== lane 4 ==
==> flow/design.v (excerpt) <==
module apb_ram (
  input presetn,
  input pclk,
  input psel,
  input penable,
  input pwrite,
  input [31:0] paddr, pwdata,
  output reg [31:0] prdata,
  output reg pready, pslverr
);
clock: 2.6 ns
lec_check: 0
cap_margin: 20
core_margin: 2
core_utilization: 40
slew_margin: 20
run.sh (not shown) runs the stock make flow with config.mk's settings and CLKGATE_MAP_FILE=.
### lane 4 -> lane 5
-- flow/config.mk --
<<< lane 4, line 9
export CORE_MARGIN = 2
export CORE_UTILIZATION = 40
export SLEW_MARGIN = 20
>>> lane 5, line 9
export CORE_MARGIN = 2
export CORE_UTILIZATION = 72
export PLACE_DENSITY = 0.66
export SLEW_MARGIN = 20
==> flow/constraint.sdc <==
create_clock -name core_clock -period 2.13 [get_ports {pclk}]
set_input_delay 0.4260 -clock core_clock [delete_from_list [all_inputs] [get_ports {pclk}]]
set_output_delay 0.4260 -clock core_clock [all_outputs]
set_load 0.01 [all_outputs]
==> comparison <==
- From the logs: lane 5 reached the end of the flow and failed the layout checks with setup timing.
- prdata[21] as the end point of the critical path was reported by lane 4, and mem[17][12] by lane 5.
- [lane 5] die size fell about 44% relative to lane 4
- The core of lane 5 is more densely filled than that of lane 4.
- Re layout-stage area growth over the synthesis result: lane 4 was higher than lane 5.

apb_ram again, from the RTL that the note above started with.
export LEC_CHECK = 0
export ABC_AREA = 1
export CAP_MARGIN = 20
export CORE_MARGIN = 2
export CORE_UTILIZATION = 72
export CTS_CLUSTER_DIAMETER = 378
export CTS_CLUSTER_SIZE = 15
export PLACE_DENSITY_LB_ADDON = 0.06
export SLEW_MARGIN = 20
create_clock -name core_clock -period 1.31 [get_ports {pclk}]
The starting point ran to the end with violations: setup timing.
Rerun with:
==> flow/config.mk (replaced) <==
export PLATFORM = sky130hd
export DESIGN_NAME = apb_ram
export DESIGN_NICKNAME = apb_ram
export VERILOG_FILES = /design/flow/design.v
export SDC_FILE = /design/flow/constraint.sdc
export NUM_CORES = 4
export LEC_CHECK = 0
export CAP_MARGIN = 20
export CELL_PAD_IN_SITES_GLOBAL_PLACEMENT = 0
export CORE_MARGIN = 2
export CORE_UTILIZATION = 69
export GPL_TIMING_DRIVEN = 1
export HOLD_SLACK_MARGIN = -0.07
export PLACE_DENSITY_LB_ADDON = 0.08
export SLEW_MARGIN = 40
==> flow/constraint.sdc (replaced) <==
create_clock -name core_clock -period 2.16 [get_ports {pclk}]
set_input_delay 0.4320 -clock core_clock [delete_from_list [all_inputs] [get_ports {pclk}]]
set_output_delay 0.4320 -clock core_clock [all_outputs]
set_load 0.01 [all_outputs]
The new run ran to the end with violations: setup timing.
Synthesized cell count fell by about 40%.
Non-clock buffer count fell by 107.
Worst setup slack improved by 0.91 ns.
Wire length fell by 25%.
Register-to-register slack improved by 0.87 ns.
Cell count fell by 35%.
Rerun with:
--- a/flow/config.mk
+++ b/flow/config.mk
@@ -10,6 +10,5 @@
 export CORE_MARGIN = 2
-export CORE_UTILIZATION = 69
+export CORE_UTILIZATION = 67
 export GPL_TIMING_DRIVEN = 1
 export HOLD_SLACK_MARGIN = -0.07
-export PLACE_DENSITY_LB_ADDON = 0.08
 export SLEW_MARGIN = 40
==> flow/constraint.sdc (replaced) <==
create_clock -name core_clock -period 1.4 [get_ports {pclk}]
set_input_delay 0.2800 -clock core_clock [delete_from_list [all_inputs] [get_ports {pclk}]]
set_output_delay 0.2800 -clock core_clock [all_outputs]
set_load 0.01 [all_outputs]
The changed run completed, yet does not pass: setup timing. Final cell count rose by 3.7%. Final area goes up by 3.6%. Via count rises by 3.6%. Utilization went up by 0.87 points. Combinational power went up by 72%.
Rerun with:
==> flow/config.mk (replaced) <==
export PLATFORM = sky130hd
export DESIGN_NAME = apb_ram
export DESIGN_NICKNAME = apb_ram
export VERILOG_FILES = /design/flow/design.v
export SDC_FILE = /design/flow/constraint.sdc
export NUM_CORES = 4
export LEC_CHECK = 0
export ABC_AREA = 1
export CAP_MARGIN = 20
export CORE_MARGIN = 2
export CORE_UTILIZATION = 68
export CTS_CLUSTER_DIAMETER = 378
export SLEW_MARGIN = 20
==> flow/constraint.sdc (replaced) <==
create_clock -name core_clock -period 1.31 [get_ports {pclk}]
set_input_delay 0.2620 -clock core_clock [delete_from_list [all_inputs] [get_ports {pclk}]]
set_output_delay 0.2620 -clock core_clock [all_outputs]
set_load 0.01 [all_outputs]
The new run finished with setup timing left.
Worst hold slack improved by 0.034 ns.
Final area went up by 13%.
Wire length is higher by 8.3%.
Total power increases by 14%.
Combinational power climbs by 38%.
Rerun with:
--- a/flow/config.mk
+++ b/flow/config.mk
@@ -7,7 +7,5 @@
 export LEC_CHECK = 0
-export ABC_AREA = 1
 export CAP_MARGIN = 20
 export CORE_MARGIN = 2
-export CORE_UTILIZATION = 68
-export CTS_CLUSTER_DIAMETER = 378
+export CORE_UTILIZATION = 40
 export SLEW_MARGIN = 20
==> flow/constraint.sdc (replaced) <==
create_clock -name core_clock -period 1.65 [get_ports {pclk}]
set_input_delay 0.3300 -clock core_clock [delete_from_list [all_inputs] [get_ports {pclk}]]
set_output_delay 0.3300 -clock core_clock [all_outputs]
set_load 0.01 [all_outputs]
What happened: The new run reached the layout checks and failed them: setup timing; global-route usage is lower by 17 points; setup slack gets better by 0.38 ns; core utilization goes down by 36 points; final area shrinks by 12%; hold slack improved by 0.12 ns.
Rerun with:
--- a/flow/config.mk
+++ b/flow/config.mk
@@ -9,3 +9,3 @@
 export CORE_MARGIN = 2
-export CORE_UTILIZATION = 40
+export CORE_UTILIZATION = 71
 export SLEW_MARGIN = 20
==> flow/constraint.sdc (replaced) <==
create_clock -name core_clock -period 2.36 [get_ports {pclk}]
set_input_delay 0.4720 -clock core_clock [delete_from_list [all_inputs] [get_ports {pclk}]]
set_output_delay 0.4720 -clock core_clock [all_outputs]
set_load 0.01 [all_outputs]
Outcome:
- This time the run went through all stages and came out clean
- register-to-register slack improves by 0.37 ns
- final area went down by a few percent
- count of clock-buffer cells in the layout fell by 10
- total power goes down by a quarter to a third
Power figures rest on the tool's default switching activity, not on a simulated workload.
